== run A ==
## apb_top
module apb_top(
    input        pclk,
    input        presetn,
    input        start,
    input        write,
    input [31:0] addr,
    input [31:0] wdata,
    input [3:0]  strb,
    input [2:0]  prot,
    output [31:0] rdata,
    output        done,
    output        error
);
Size: ~430 flip-flops, roughly 110 I/O pins, roughly 19,000 um^2 of cells after synthesis.
clock: 3.93 ns
lec_check: 0
cap_margin: 20
core_aspect_ratio: 0.83
core_margin: 2
core_utilization: 47
gpl_routability_driven: 0
gpl_timing_driven: 0
max_routing_layer: met4
place_density_lb_addon: 0.22
setup_slack_margin: 0.53
slew_margin: 20
tns_end_percent: 35
run.sh (not shown) runs the stock make flow with config.mk's settings and CLKGATE_MAP_FILE=.
Run A completed end to end with timing, DRC and antenna clean.
Input-level comparison between run B and run A:
Settings: changing CORE_UTILIZATION from 47 to 67; removing MAX_ROUTING_LAYER (formerly met4); removing SETUP_SLACK_MARGIN (formerly 0.53); removing CORE_ASPECT_RATIO (formerly 0.83); setting CTS_CLUSTER_DIAMETER to 242 for the first time; removing PLACE_DENSITY_LB_ADDON (formerly 0.22); removing GPL_ROUTABILITY_DRIVEN (formerly 0); removing GPL_TIMING_DRIVEN (formerly 0); removing TNS_END_PERCENT (formerly 35); setting CTS_CLUSTER_SIZE to 30 for the first time; changing the clock period (ns, I/O delays scaled along) from 3.93 to 3.44.
### Flow results
Compared with run A, run B shows die width lower by about 23%. Clock latency reported for the late side of the worst-skew pair: run B vs run A down 0.02 ns. Of run B and run A, it is run B that has the higher register-to-register slack. For run B, the beginning of the critical path was master.paddr[3]$_DFFE_PN0P_, unlike run A, where it was master.paddr[17]$_DFFE_PN0P_. Going from run A to run B, combinational cell fraction of total power rose by 0.5 points; sequential share of layout area shows an increase of 2.6 points; power down 5.5%.
For run C, these inputs were changed with respect to run B:
Settings: a deleted CTS_CLUSTER_SIZE that had been 30; a change of CORE_UTILIZATION from 67 to 20; a deleted CTS_CLUSTER_DIAMETER that had been 242; a change of the clock period (ns, I/O delays scaled along) from 3.44 to 5.75.
Notes after the runs:
Comparing run C with run B, the number of buffer cells added on primary ports came out essentially unchanged. Global-route met1 utilization ends up lower on run C. Area after synthesis across run C and run B: no real change. Run B → run C: worst slack at placement rose 1.58 ns; hold slack shows an increase of 0.29 ns. The sequential fraction of total cell area number comes out higher for run B vs run C.
Input changes introduced in run D (baseline for comparison: run C):
Settings: putting CTS_CLUSTER_DIAMETER at 201 where nothing was set; swapping 20 for 40 in CORE_UTILIZATION; putting MIN_ROUTING_LAYER at met2 where nothing was set; putting CTS_CLUSTER_SIZE at 23 where nothing was set; swapping 5.75 for 4.0 in the clock period (ns, I/O delays scaled along).
- Going from run C to run D, fill cell total of the finished layout lost 57%; largest net degree at the start of global routing lost 16; number of buffers and inverters on the critical path lost 1.
- Run D ended up with a lower level count of the clock H-tree than run C did.
- After detailed routing, run C needs more wire than run D.
- For run D, the layer carrying the most global-route usage was met3, unlike run C, where it was met2.
- Of the two candidates, run C has the better total power and run D the worse one.
- From run C to run D, final setup violation count did not move at all.

* * *

== build 20 ==
The RTL this note starts from:
==> flow/design.v <==
`timescale 1ns / 1ps
module apb_master(
    input pclk, presetn, pready, pslverr, 
    input [31:0] prdata,wdata,addr,
    input start,write,
    input [3:0] strb,
    input [2:0] prot,
    output reg psel,penable,pwrite,
    output reg [31:0] paddr,pwdata,
    output reg [3:0] pstrb,
    output reg [2:0] pprot,
    output reg done,error,
    output reg [31:0] rdata
    );
    parameter idle=2'b00,
              setup=2'b01,
              access=2'b10;
    reg [1:0] state, next;  
    always @(posedge pclk, negedge presetn) 
    begin
        if(!presetn) state<=idle;
        else state<=next;
    end 
    always @(*) begin
        case(state)
        idle: next = start?setup:idle;
        setup: next = access;
        access: next=pready?idle:access;
        default: next=idle;
    endcase    
    end 
    always @(posedge pclk,negedge presetn)
    begin
        if(!presetn) begin
        psel<=0;
        penable<=0;
        done<=0;
        error<=0;
        paddr <= 0;
        pwrite <= 0;
        pwdata <= 0;
        pstrb <= 0;
        pprot <= 0;
        rdata <= 0;
        end else begin
        case(state)
        idle: begin
            done<=0;
            error<=0;
            psel<=0;
            penable<=0;
        end
        setup: begin
            psel<=1;
            penable<=0;
            paddr<=addr;
            pwrite<=write;
            pwdata<=wdata;
            pstrb<=strb;
            pprot<=prot;
        end
        access: begin
            penable<=1;
            if(pready) begin
                done<=1;
                error<=pslverr;
                if(!write) rdata<=prdata;
            end
        end
    endcase
    end
    end      
endmodule
`timescale 1ns / 1ps
module apb_slave #(
    parameter base_addr = 32'h0000_0000
)(
    input         pclk,
    input         presetn,
    input         psel,
    input         penable,
    input         pwrite,
    input  [31:0] paddr,
    input  [31:0] pwdata,
    input  [3:0]  pstrb,
    input  [2:0]  pprot,
    output reg [31:0] prdata,
    output reg        pready,
    output reg        pslverr
);
    reg [31:0] regfile [0:3];
    wire [1:0] reg_sel    = paddr[3:2];
    wire       addr_valid = (paddr[31:4] == base_addr[31:4]);
    always @(posedge pclk or negedge presetn) begin
        if (!presetn) begin
            pready <= 0;
        end else begin
            pready <= (psel && penable);  
        end
    end
    always @(posedge pclk or negedge presetn) begin
        if (!presetn) begin
            pslverr <= 0;
        end else if (psel && penable) begin
            pslverr <= ~addr_valid;
        end else begin
            pslverr <= 0;
        end
    end
    always @(posedge pclk or negedge presetn) begin
        if (!presetn) begin
            regfile[0] <= 0;
            regfile[1] <= 0;
            regfile[2] <= 0;
            regfile[3] <= 0;
        end else if (psel && penable && pwrite && addr_valid) begin
            if (pstrb[0]) regfile[reg_sel][7:0]   <= pwdata[7:0];
            if (pstrb[1]) regfile[reg_sel][15:8]  <= pwdata[15:8];
            if (pstrb[2]) regfile[reg_sel][23:16] <= pwdata[23:16];
            if (pstrb[3]) regfile[reg_sel][31:24] <= pwdata[31:24];
        end
    end
    always @(posedge pclk or negedge presetn) begin
        if (!presetn) begin
            prdata <= 0;
        end else if (psel && penable && !pwrite && addr_valid) begin
            prdata <= regfile[reg_sel];
        end
    end
endmodule
`timescale 1ns / 1ps
module apb_top(
    input        pclk,
    input        presetn,
    input        start,
    input        write,
    input [31:0] addr,
    input [31:0] wdata,
    input [3:0]  strb,
    input [2:0]  prot,
    output [31:0] rdata,
    output        done,
    output        error
);
    wire        psel;
    wire        penable;
    wire        pwrite;
    wire [31:0] paddr;
    wire [31:0] pwdata;
    wire [3:0]  pstrb;
    wire [2:0]  pprot;
    wire [31:0] prdata_int;
    wire        pready_int;
    wire        pslverr_int;
    wire psel0 = psel && (paddr[31:12] == 20'h00000);   
    wire psel1 = psel && (paddr[31:12] == 20'h0001);   
    wire [31:0] prdata0;
    wire        pready0;
    wire        pslverr0;
    wire [31:0] prdata1;
    wire        pready1;
    wire        pslverr1;
    assign prdata_int = psel0 ? prdata0
                      : psel1 ? prdata1
                      : 32'h0000_0000;
    assign pready_int = psel0 ? pready0
                      : psel1 ? pready1
                      : penable;
    assign pslverr_int= psel0 ? pslverr0
                      : psel1 ? pslverr1
                      : 1'b1;
    apb_master master (
        .pclk    (pclk),
        .presetn (presetn),
        .start   (start),
        .write   (write),
        .addr    (addr),
        .wdata   (wdata),
        .strb    (strb),
        .prot    (prot),
        .psel    (psel),
        .penable (penable),
        .pwrite  (pwrite),
        .paddr   (paddr),
        .pwdata  (pwdata),
        .pstrb   (pstrb),
        .pprot   (pprot),
        .done    (done),
        .error   (error),
        .rdata   (rdata),
        .prdata  (prdata_int),
        .pready  (pready_int),
        .pslverr (pslverr_int)
    );
    apb_slave #(.base_addr(32'h0000_0000)) slave0 (
        .pclk    (pclk),
        .presetn (presetn),
        .psel    (psel0),
        .penable (penable),
        .pwrite  (pwrite),
        .paddr   (paddr),
        .pwdata  (pwdata),
        .pstrb   (pstrb),
        .pprot   (pprot),
        .prdata  (prdata0),
        .pready  (pready0),
        .pslverr (pslverr0)
    );
    apb_slave #(.base_addr(32'h0000_1000)) slave1 (
        .pclk    (pclk),
        .presetn (presetn),
        .psel    (psel1),
        .penable (penable),
        .pwrite  (pwrite),
        .paddr   (paddr),
        .pwdata  (pwdata),
        .pstrb   (pstrb),
        .pprot   (pprot),
        .prdata  (prdata1),
        .pready  (pready1),
        .pslverr (pslverr1)
    );
endmodule
Settings: LEC_CHECK=0, CAP_MARGIN=20, CELL_PAD_IN_SITES_GLOBAL_PLACEMENT=0, CORE_ASPECT_RATIO=0.7, CORE_MARGIN=8, CORE_UTILIZATION=48, CTS_CLUSTER_SIZE=19, PLACE_DENSITY_LB_ADDON=0.06, SLEW_MARGIN=20, TNS_END_PERCENT=60; clock period 2.53 ns.
Build 20: no failed stages, no open violations at the end
Edits applied to the flow inputs when going from build 20 to build 87:
# build 20
export LEC_CHECK = 0
export CAP_MARGIN = 20
export CELL_PAD_IN_SITES_GLOBAL_PLACEMENT = 0
export CORE_ASPECT_RATIO = 0.7
export CORE_MARGIN = 8
export CORE_UTILIZATION = 48
export CTS_CLUSTER_SIZE = 19
export PLACE_DENSITY_LB_ADDON = 0.06
export SLEW_MARGIN = 20
export TNS_END_PERCENT = 60
create_clock -name core_clock -period 2.53 [get_ports {pclk}]
# build 87
export LEC_CHECK = 0
export CAP_MARGIN = 20
export CORE_MARGIN = 2
export CORE_UTILIZATION = 46
export SLEW_MARGIN = 20
create_clock -name core_clock -period 3.0 [get_ports {pclk}]
Build 87 vs build 20 — wire length on met2 climbed by a few percent. Utilization was higher in build 20 than in build 87. Row power of the clock network: build 87 lower / build 20 higher. Sequential share of layout area: build 87 and build 20 compared, lower one is build 20. Build 87 against build 20: final cell count without fillers held; final weighted congestion in routability-driven placement went down 0.016; final clock period utilization by the worst path went down 3.4 points.
The following lists how build 70 was set up differently from build 87:
# build 87
export LEC_CHECK = 0
export CAP_MARGIN = 20
export CORE_MARGIN = 2
export CORE_UTILIZATION = 46
export SLEW_MARGIN = 20
create_clock -name core_clock -period 3.0 [get_ports {pclk}]
# build 70
export LEC_CHECK = 0
export ABC_AREA = 1
export CAP_MARGIN = 20
export CORE_MARGIN = 2
export CORE_UTILIZATION = 70
export CTS_CLUSTER_SIZE = 31
export SLEW_MARGIN = 20
create_clock -name core_clock -period 1.66 [get_ports {pclk}]
[summary]
Comparing build 70 and build 87, the one run not ending clean was build 70. Build 87 ended up with multiplexers as its prevailing logic family in the synthesized netlist; build 70 ended up with simple AND/OR/NAND/NOR gates. Compared with build 87, build 70 shows a global router's overall resource usage that is 18 points higher. Going from build 87 to build 70, non-clock buffer count now larger; fraction of power consumed by sequential logic fell 3.7 points; number of global-route vias before repair increased about 40%; final standard cell area without fillers +690 um^2; routed wire length grew by about 45%. Cmp build 70 vs build 87: first-pass GRT wire length higher in build 70.
> inputs changed (build 70 -> build 73)
# build 70
export LEC_CHECK = 0
export ABC_AREA = 1
export CAP_MARGIN = 20
export CORE_MARGIN = 2
export CORE_UTILIZATION = 70
export CTS_CLUSTER_SIZE = 31
export SLEW_MARGIN = 20
create_clock -name core_clock -period 1.66 [get_ports {pclk}]
# build 73
export LEC_CHECK = 0
export ABC_AREA = 1
export CAP_MARGIN = 20
export CORE_MARGIN = 2
export CORE_UTILIZATION = 40
export CTS_CLUSTER_DIAMETER = 201
export CTS_CLUSTER_SIZE = 23
export MIN_ROUTING_LAYER = met1
export SETUP_SLACK_MARGIN = 0.4
export SLEW_MARGIN = 20
create_clock -name core_clock -period 4.0 [get_ports {pclk}]
Results
Build 70 completed end to end; final checks failed (negative setup slack). Build 73 went all the way through the flow, and no timing, DRC or antenna check failed. Diff build 70 -> build 73 | die width | up by more than a quarter. Build 70 tops out at a higher clock frequency than build 73. Build 70 → build 73: global routing usage summed across all routing layers moved down; total power consumption of the routed design moved down; core utilization moved down; final critical-path setup slack moved up; share of the clock period used by the worst path after layout moved down. Compared to build 70, the router laid down less metal wire for build 73. In build 73, the combinational power came out about 70% below the value in build 70.
Setup changes, build 73 to build 64
# build 73
export LEC_CHECK = 0
export ABC_AREA = 1
export CAP_MARGIN = 20
export CORE_MARGIN = 2
export CORE_UTILIZATION = 40
export CTS_CLUSTER_DIAMETER = 201
export CTS_CLUSTER_SIZE = 23
export MIN_ROUTING_LAYER = met1
export SETUP_SLACK_MARGIN = 0.4
export SLEW_MARGIN = 20
create_clock -name core_clock -period 4.0 [get_ports {pclk}]
# build 64
export LEC_CHECK = 0
export CAP_MARGIN = 20
export CORE_MARGIN = 2
export CORE_UTILIZATION = 40
export HOLD_SLACK_MARGIN = 0.28
export SLEW_MARGIN = 20
create_clock -name core_clock -period 4.42 [get_ports {pclk}]
==> comparison <==
Across both runs, via count was lower for build 64 than for build 73.
Build 73 has lower data arrival time of the worst path than build 64.
From build 73 to build 64 the numbers moved as follows: share of power burned in combinational logic now sits lower; final period demand of the worst path now sits higher; sum of internal, switching and leakage power now sits higher; maximum single-stage delay on the critical path now sits higher.
Clock power share | build 64 above build 73
[build 64] share of the final layout cell area in sequential cells fell 5.3 points relative to build 73
The following lists how build 89 was set up differently from build 64:
# build 64
export LEC_CHECK = 0
export CAP_MARGIN = 20
export CORE_MARGIN = 2
export CORE_UTILIZATION = 40
export HOLD_SLACK_MARGIN = 0.28
export SLEW_MARGIN = 20
create_clock -name core_clock -period 4.42 [get_ports {pclk}]
# build 89
export LEC_CHECK = 0
export ABC_AREA = 1
export CAP_MARGIN = 20
export CORE_MARGIN = 2
export CORE_UTILIZATION = 72
export CTS_CLUSTER_DIAMETER = 400
export PLACE_DENSITY = 0.39
export SETUP_SLACK_MARGIN = -0.11
export SLEW_MARGIN = 20
create_clock -name core_clock -period 1.66 [get_ports {pclk}]
[summary]
Although build 89 finished all stages, its layout failed final checks on negative setup slack. [compare] base=build 64 new=build 89: fraction of area in multi-input gates lost 3.0 points; critical path depth picked up an extra 4; worst path setup slack after routing lost 2.13 ns.

* * *

before:
// apb_top: RTL as listed in full above, without the edits since
export LEC_CHECK = 0
export ABC_AREA = 0
export CAP_MARGIN = 30
export CORE_ASPECT_RATIO = 1.03
export CORE_MARGIN = 2
export CORE_UTILIZATION = 72
export CTS_CLUSTER_DIAMETER = 356
export CTS_CLUSTER_SIZE = 15
export GPL_ROUTABILITY_DRIVEN = 1
export PLACE_DENSITY_LB_ADDON = 0.05
export SETUP_SLACK_MARGIN = 0.11
export SLEW_MARGIN = 30
create_clock -name core_clock -period 2.33 [get_ports {pclk}]
The flow did not stop early for before: all stages ran, and the layout cleared the timing, DRC and antenna checks.
What after does differently from before at the input level:
# before
export LEC_CHECK = 0
export ABC_AREA = 0
export CAP_MARGIN = 30
export CORE_ASPECT_RATIO = 1.03
export CORE_MARGIN = 2
export CORE_UTILIZATION = 72
export CTS_CLUSTER_DIAMETER = 356
export CTS_CLUSTER_SIZE = 15
export GPL_ROUTABILITY_DRIVEN = 1
export PLACE_DENSITY_LB_ADDON = 0.05
export SETUP_SLACK_MARGIN = 0.11
export SLEW_MARGIN = 30
create_clock -name core_clock -period 2.33 [get_ports {pclk}]
# after
export LEC_CHECK = 0
export CAP_MARGIN = 20
export CORE_MARGIN = 2
export CORE_UTILIZATION = 40
export SLEW_MARGIN = 20
create_clock -name core_clock -period 3.0 [get_ports {pclk}]
[summary]
Diff before -> after: final critical-path setup slack +0.45 ns, wire length of the first global-routing pass +about 0.64%.
Delta (after minus before): share of cell area taken by multi-input logic gates fell 0.67 points; total half-perimeter wirelength after legalization and detailed placement grew by 950 um.

* * *

job 101:
RTL: the design.v shown in full above, as it stands there.
clock: 1.66 ns
lec_check: 0
abc_area: 1
cap_margin: 20
core_margin: 2
core_utilization: 70
cts_cluster_size: 38
hold_slack_margin: 0.3
setup_slack_margin: 0.17
slew_margin: 20
[job 101] flow finished | final checks: failed | reasons: setup timing
Setup changes, job 101 to job 102
Settings: CORE_UTILIZATION: 70 -> 72; TNS_END_PERCENT: unset -> 10; CTS_CLUSTER_DIAMETER: unset -> 400; SETUP_SLACK_MARGIN: 0.17 -> unset; CTS_CLUSTER_SIZE: 38 -> 15; HOLD_SLACK_MARGIN: 0.3 -> 0.29; the clock period (ns, I/O delays scaled along): 1.66 -> 1.67.
- Job 102 vs job 101 — maximum number of pins on one net before global-route repair dropped by more than 10%
- What the final checks of job 102 revealed, after a flow that finished every stage, was a layout that fails on setup timing.
- Job 102 — sequential share of layout area 2.8 points higher, job 101 as reference
- In job 102 relative to job 101, wire length of the first global-routing pass had gone down by a few percent.
- | combinational cell fraction of total power | higher: job 101 |
- The global-route usage in job 102 sits 0.50 points below the value recorded for job 101.
- Compared to job 101, the router laid down less metal wire for job 102.
#### Input delta (job 103 over job 102)
Settings: TNS_END_PERCENT removed (was 10); ABC_AREA removed (was 1); CTS_CLUSTER_DIAMETER removed (was 400); CTS_CLUSTER_SIZE changed from 15 to 32; CORE_UTILIZATION changed from 72 to 70; HOLD_SLACK_MARGIN removed (was 0.29).
## What came out
Job 103 had finished all stages when the layout checks came back failing, citing setup timing. [compare] base=job 102 new=job 103: area of the core region rose by 9.3%; weighted congestion at the end of routability-driven global placement fell by about 1%; first-pass GRT wire length fell by 1.8%. Design area, job 102 and job 103: higher on job 103. Job 103 vs. job 102: setup slack after layout fell 0.15 ns, utilization rose 4.6 points.
No activity file was given, so power comes from the tool's default toggle rates.
